## ember
==> flow/design.v <==
module alu(rs1,rs2,alu_control,funct3,funct7,zero,alu_out);
input [31:0] rs1;
input [31:0] rs2;
input [3:0] alu_control;
input [2:0] funct3;
input [6:0] funct7;
output reg zero;             
output reg[31:0] alu_out;
always @(*)begin
	alu_out=0;
	zero=0;
	case(alu_control)
		4'b0000:begin 
			case(funct3)
				0:begin
					if(funct7==7'b0000000)begin 
						alu_out=rs1+rs2;
					end
					else begin 
						alu_out=rs1-rs2;
					end
				end
				1:begin
					alu_out=rs1<<rs2[4:0];
				end
				2:begin
					alu_out=($signed(rs1) < $signed(rs2))?1:0;
				end
				3:begin
					alu_out=(rs1<rs2)?1:0;
				end
				4:begin
					alu_out=rs1^rs2;
				end
				5:begin
					if(funct7==7'b0000000)begin
						alu_out=rs1>>rs2[4:0];
					end
					else begin
						alu_out=$signed(rs1)>>>rs2[4:0];
					end
				end
				6:begin
					alu_out=rs1|rs2;
				end
				default:begin
					alu_out=rs1&rs2;
				end
			endcase
		end
		4'b0001:begin 
			alu_out=rs1+rs2;
		end
		4'b0010:begin 
			case(funct3)
				0:begin
					alu_out=rs1+rs2;
				end
				1:begin
					alu_out=rs1<<rs2[4:0];
				end
				2:begin
					alu_out=($signed(rs1)<$signed(rs2))?1:0;
				end
				3:begin
					alu_out=(rs1<rs2)?1:0;
				end
				4:begin
					alu_out=rs1^rs2;
				end
				5:begin
					if(rs2[11:5]==7'b0000000)begin
						alu_out=rs1>>rs2[4:0];
					end
					else begin
						alu_out=$signed(rs1)>>>rs2[4:0];
					end
				end
				6:begin
					alu_out=rs1|rs2;
				end
				default:begin
					alu_out=rs1&rs2;
				end
			endcase
		end
		4'b0011:begin 
			alu_out=rs1+rs2;
		end
		4'b0100:begin 
			case(funct3)
				0:zero=(rs1==rs2);
				1:zero=(rs1!=rs2);
				4:zero=($signed(rs1)<$signed(rs2));
				5:zero=($signed(rs1)>=$signed(rs2));
				6:zero=(rs1<rs2);
				7:zero=(rs1>=rs2);
				default:zero=0;
			endcase
		end
		4'b0101:begin 
			alu_out=rs2;
		end
		4'b0110:begin 
			alu_out=rs1+rs2;
		end
		default:begin
			alu_out=0;
			zero=0;
		end
	endcase
end
endmodule
module decoder(instr_out,control_signal);
input [31:0] instr_out;
output reg [13:0] control_signal;
always @(*) begin
case (instr_out[6:0])
	7'b0110011:begin 
		control_signal=14'b0000_1100_00_0001;
		end
	7'b0000011:begin 
		control_signal=14'b0001_1110_00_1000;
		end
	7'b0010011:begin 
		control_signal=14'b0010_1100_00_1001;
		end
	7'b0100011:begin 
		control_signal=14'b0011_0101_00_1000;
		end
	7'b1100011:begin 
		control_signal=14'b0100_0100_11_0000;
		end
	7'b0110111:begin 
		control_signal=14'b0101_1111_00_1111;
		end
	7'b1100111:begin 
		control_signal=14'b0110_1011_10_1011;
		end
	7'b0010111:begin 
		control_signal=14'b0111_1100_00_0111;
		end
	7'b1101111:begin 
		control_signal=14'b1000_1000_01_0011;
		end
	default:
		control_signal=14'b0000_0000_00_0000;
endcase
end
endmodule
module immgen(instr,imm);
input [31:0] instr;
output reg [31:0]imm;
always@(*)begin
	case(instr[6:0])
		7'b0000011,7'b0010011,7'b1100111:begin           
			if(instr[31]==1)begin 
				imm={{20{1'b1}},instr[31:20]};
			end
			else begin
				imm={{20{1'b0}},instr[31:20]};
			end
		end
		7'b0100011:begin 
			if(instr[31]==1)begin
				imm = {{20{1'b1}} , instr[31:25] , instr[11:7]};
			end
			else begin
				imm = {{20{1'b0}} , instr[31:25] , instr[11:7]};
			end
		end
		7'b1100011:begin  
			if(instr[31]==1)begin
				imm = {{19{1'b1}} , instr[31] , instr[7] , instr[30:25] , instr[11:8],1'b0};
			end
			else begin
				imm = {{19{1'b0}} , instr[31] , instr[7] , instr[30:25] , instr[11:8],1'b0};
			end
		end
		7'b0010111,7'b0110111:begin 
			imm={instr[31:12],{12{1'b0}}};
		end
		7'b1101111:begin 
			if(instr[31]==1)begin
				imm = {{11{1'b1}} , instr[31] , instr[19:12] , instr[20] , instr[30:21] , 1'b0};
			end
			else begin
				imm = {{11{1'b0}} , instr[31] , instr[19:12] , instr[20] , instr[30:21] , 1'b0};
			end
		end
		default:begin
			imm=0;
		end
	endcase
end
endmodule
module regfile(clk,rs1_addr,rs2_addr,rd_addr,reg_wrt,rd_data,rs1_data,rs2_data);
input clk;
input [4:0] rs1_addr;
input [4:0] rs2_addr;
input [4:0] rd_addr;
input reg_wrt;
input [31:0] rd_data;
output reg[31:0] rs1_data;
output reg[31:0] rs2_data;
reg [31:0] r [1:31];
always@(posedge clk) begin
	rs1_data <= (rs1_addr == 5'd0) ? 32'd0 : r[rs1_addr];
	rs2_data <= (rs2_addr == 5'd0) ? 32'd0 : r[rs2_addr];
	if(reg_wrt && rd_addr != 5'd0)
		r[rd_addr] <= rd_data;
end
endmodule
module CPU(
    input             clk,
    input             rst,
    input      [31:0] data_out,
    input      [31:0] instr_out,
    output reg        instr_read,
    output reg        data_read,
    output reg [31:0] instr_addr,
    output reg [31:0] data_addr,
    output reg [3:0]  data_write,
    output reg [31:0] data_in
);
localparam S_IF  = 2'd0;
localparam S_ID  = 2'd1;
localparam S_EX  = 2'd2;
localparam S_MEM = 2'd3;
reg  [1:0]  state;
reg  [31:0] pc;
reg  [31:0] ir;
reg  [1:0]  ld_off;
wire [13:0] signal;
wire [31:0] rs1_data;
wire [31:0] rs2_data;
wire [31:0] imm;
wire [31:0] src2;
wire        zero;
wire [31:0] alu_out;
wire [31:0] pc_plus_imm;
wire [31:0] pc_plus4;
reg  [31:0] rd_data;
reg         reg_wrt;
reg  [31:0] next_pc;
reg  [31:0] ld_data;
wire [6:0] opcode = ir[6:0];
wire [2:0] funct3 = ir[14:12];
wire is_load   = (opcode == 7'b0000011);
wire is_store  = (opcode == 7'b0100011);
wire is_branch = (opcode == 7'b1100011);
wire is_jal    = (opcode == 7'b1101111);
wire is_jalr   = (opcode == 7'b1100111);
wire is_auipc  = (opcode == 7'b0010111);
decoder decoder(
.instr_out(ir),
.control_signal(signal)
);
regfile regfile(
.clk(clk),
.rs1_addr(instr_out[19:15]),
.rs2_addr(instr_out[24:20]),
.rd_addr(ir[11:7]),
.reg_wrt(reg_wrt),
.rd_data(rd_data),
.rs1_data(rs1_data),
.rs2_data(rs2_data)
);
immgen immgen(
.instr(ir),
.imm(imm)
);
assign pc_plus4    = pc + 32'd4;
assign pc_plus_imm = pc + imm;
assign src2 = signal[3] ? imm : rs2_data;
alu alu(
.rs1(rs1_data),
.rs2(src2),
.alu_control(signal[13:10]),
.funct3(funct3),
.funct7(ir[31:25]),
.zero(zero),
.alu_out(alu_out)
);
always @(*) begin
	case (funct3)
		3'b000: begin
			case (ld_off)
				2'd0: ld_data = {{24{data_out[7]}},  data_out[7:0]};
				2'd1: ld_data = {{24{data_out[15]}}, data_out[15:8]};
				2'd2: ld_data = {{24{data_out[23]}}, data_out[23:16]};
				default: ld_data = {{24{data_out[31]}}, data_out[31:24]};
			endcase
		end
		3'b001: ld_data = ld_off[1] ? {{16{data_out[31]}}, data_out[31:16]}
		                            : {{16{data_out[15]}}, data_out[15:0]};
		3'b100: begin
			case (ld_off)
				2'd0: ld_data = {24'd0, data_out[7:0]};
				2'd1: ld_data = {24'd0, data_out[15:8]};
				2'd2: ld_data = {24'd0, data_out[23:16]};
				default: ld_data = {24'd0, data_out[31:24]};
			endcase
		end
		3'b101: ld_data = ld_off[1] ? {16'd0, data_out[31:16]} : {16'd0, data_out[15:0]};
		default: ld_data = data_out;
	endcase
end
always @(*) begin
	if ((is_branch && zero) || is_jal)
		next_pc = pc_plus_imm;
	else if (is_jalr)
		next_pc = {alu_out[31:1], 1'b0};
	else
		next_pc = pc_plus4;
end
always @(*) begin
	reg_wrt = 1'b0;
	rd_data = alu_out;
	if (state == S_MEM) begin
		reg_wrt = 1'b1;
		rd_data = ld_data;
	end else if (state == S_EX && !is_load) begin
		reg_wrt = signal[9];
		if (is_jal || is_jalr)
			rd_data = pc_plus4;
		else if (is_auipc)
			rd_data = pc_plus_imm;
	end
end
always @(*) begin
	instr_read = (state == S_IF);
	instr_addr = pc;
	data_addr  = alu_out;
	data_read  = (state == S_EX) && is_load;
	data_write = 4'b0000;
	data_in    = rs2_data;
	if (state == S_EX && is_store) begin
		case (funct3)
			3'b000: begin
				data_write = 4'b0001 << alu_out[1:0];
				data_in    = {4{rs2_data[7:0]}};
			end
			3'b001: begin
				data_write = alu_out[1] ? 4'b1100 : 4'b0011;
				data_in    = {2{rs2_data[15:0]}};
			end
			default: data_write = 4'b1111;
		endcase
	end
end
always @(posedge clk) begin
	if (rst) begin
		state <= S_IF;
		pc    <= 32'd0;
	end else begin
		case (state)
			S_IF: state <= S_ID;
			S_ID: begin
				ir    <= instr_out;
				state <= S_EX;
			end
			S_EX: begin
				ld_off <= alu_out[1:0];
				if (is_load) begin
					state <= S_MEM;
				end else begin
					pc    <= next_pc;
					state <= S_IF;
				end
			end
			default: begin
				pc    <= pc_plus4;
				state <= S_IF;
			end
		endcase
	end
end
endmodule
clock: 6.49 ns
lec_check: 0
cap_margin: 20
core_margin: 2
core_utilization: 58
cts_cluster_size: 39
max_routing_layer: met4
setup_slack_margin: 1.32
slew_margin: 20
tns_end_percent: 5
run.sh (not shown) runs the stock make flow with config.mk's settings and CLKGATE_MAP_FILE=.
ember never completed, since it errored out during global routing (5_1_grt).
Input changes introduced in violet (baseline for comparison: ember):
diff --git a/flow/config.mk b/flow/config.mk
--- a/flow/config.mk
+++ b/flow/config.mk
@@ -10,3 +10 @@
-export CORE_UTILIZATION = 58
-export CTS_CLUSTER_SIZE = 39
-export MAX_ROUTING_LAYER = met4
+export CORE_UTILIZATION = 56
Findings:
Changes observed in violet relative to ember: synthesized area held steady; TritonCTS buffer count grew by about 3.7%; pre-CTS worst setup slack grew by 280 ps.
Although it ran to completion, violet produced a layout that fails the final checks because of negative setup slack.
Input-level comparison between raven and violet:
diff --git a/flow/config.mk b/flow/config.mk
--- a/flow/config.mk
+++ b/flow/config.mk
@@ -10,2 +10,3 @@
-export CORE_UTILIZATION = 56
-export SETUP_SLACK_MARGIN = 1.32
+export CORE_UTILIZATION = 58
+export CTS_CLUSTER_SIZE = 41
+export MAX_ROUTING_LAYER = met4
@@ -13 +13,0 @@
-export TNS_END_PERCENT = 5
==> flow/constraint.sdc <==
create_clock -name core_clock -period 6.44 [get_ports {clk}]
set_input_delay 1.2880 -clock core_clock [delete_from_list [all_inputs] [get_ports {clk}]]
set_output_delay 1.2880 -clock core_clock [all_outputs]
set_load 0.01 [all_outputs]
==> results <==
- As the logs show, raven stopped at global routing (5_1_grt) after a tool error, so it never reached the end of the flow.
- Compared raven vs violet, and post-placement cell area is up in raven.
- Min core utilization before placement across raven and violet: violet
- As of raven, post-cts repair resize count had risen by more than 10% compared to violet.
- raven ends up with lower die area than violet does.
- raven ends up with lower vertical extent of the die than violet does.
- As far as post-synthesis sequential area ratio goes, raven and violet are indistinguishable; the numbers are identical.
- Summary: with violet as the reference, number of buffers created by CTS in raven moved down by a few percent.
Edits applied to the flow inputs when going from raven to sierra:
diff --git a/flow/config.mk b/flow/config.mk
--- a/flow/config.mk
+++ b/flow/config.mk
@@ -8,0 +9 @@
+export CELL_PAD_IN_SITES_GLOBAL_PLACEMENT = 0
@@ -10,3 +11,3 @@
-export CORE_UTILIZATION = 58
-export CTS_CLUSTER_SIZE = 41
-export MAX_ROUTING_LAYER = met4
+export CORE_UTILIZATION = 57
+export CTS_CLUSTER_SIZE = 19
+export SETUP_SLACK_MARGIN = 0.74
==> flow/constraint.sdc <==
create_clock -name core_clock -period 6.4 [get_ports {clk}]
set_input_delay 1.2800 -clock core_clock [delete_from_list [all_inputs] [get_ports {clk}]]
set_output_delay 1.2800 -clock core_clock [all_outputs]
set_load 0.01 [all_outputs]
sierra: complete, dirty (negative setup slack)
Reported for raven and sierra, basic-gate share of the synthesized area counting and, or, nand and nor cells turned out identical to the last digit.
Area fraction in mux cells: sierra vs raven identical
From raven to sierra the numbers moved as follows: number of buffers inserted during clock tree synthesis went up, setup slack after placement climbed 470 ps, die area +1.7%.
From raven to sierra the numbers moved as follows: die width went up by 0.86%; starting density of the core -1.5 points; area after detailed placement now sits lower.
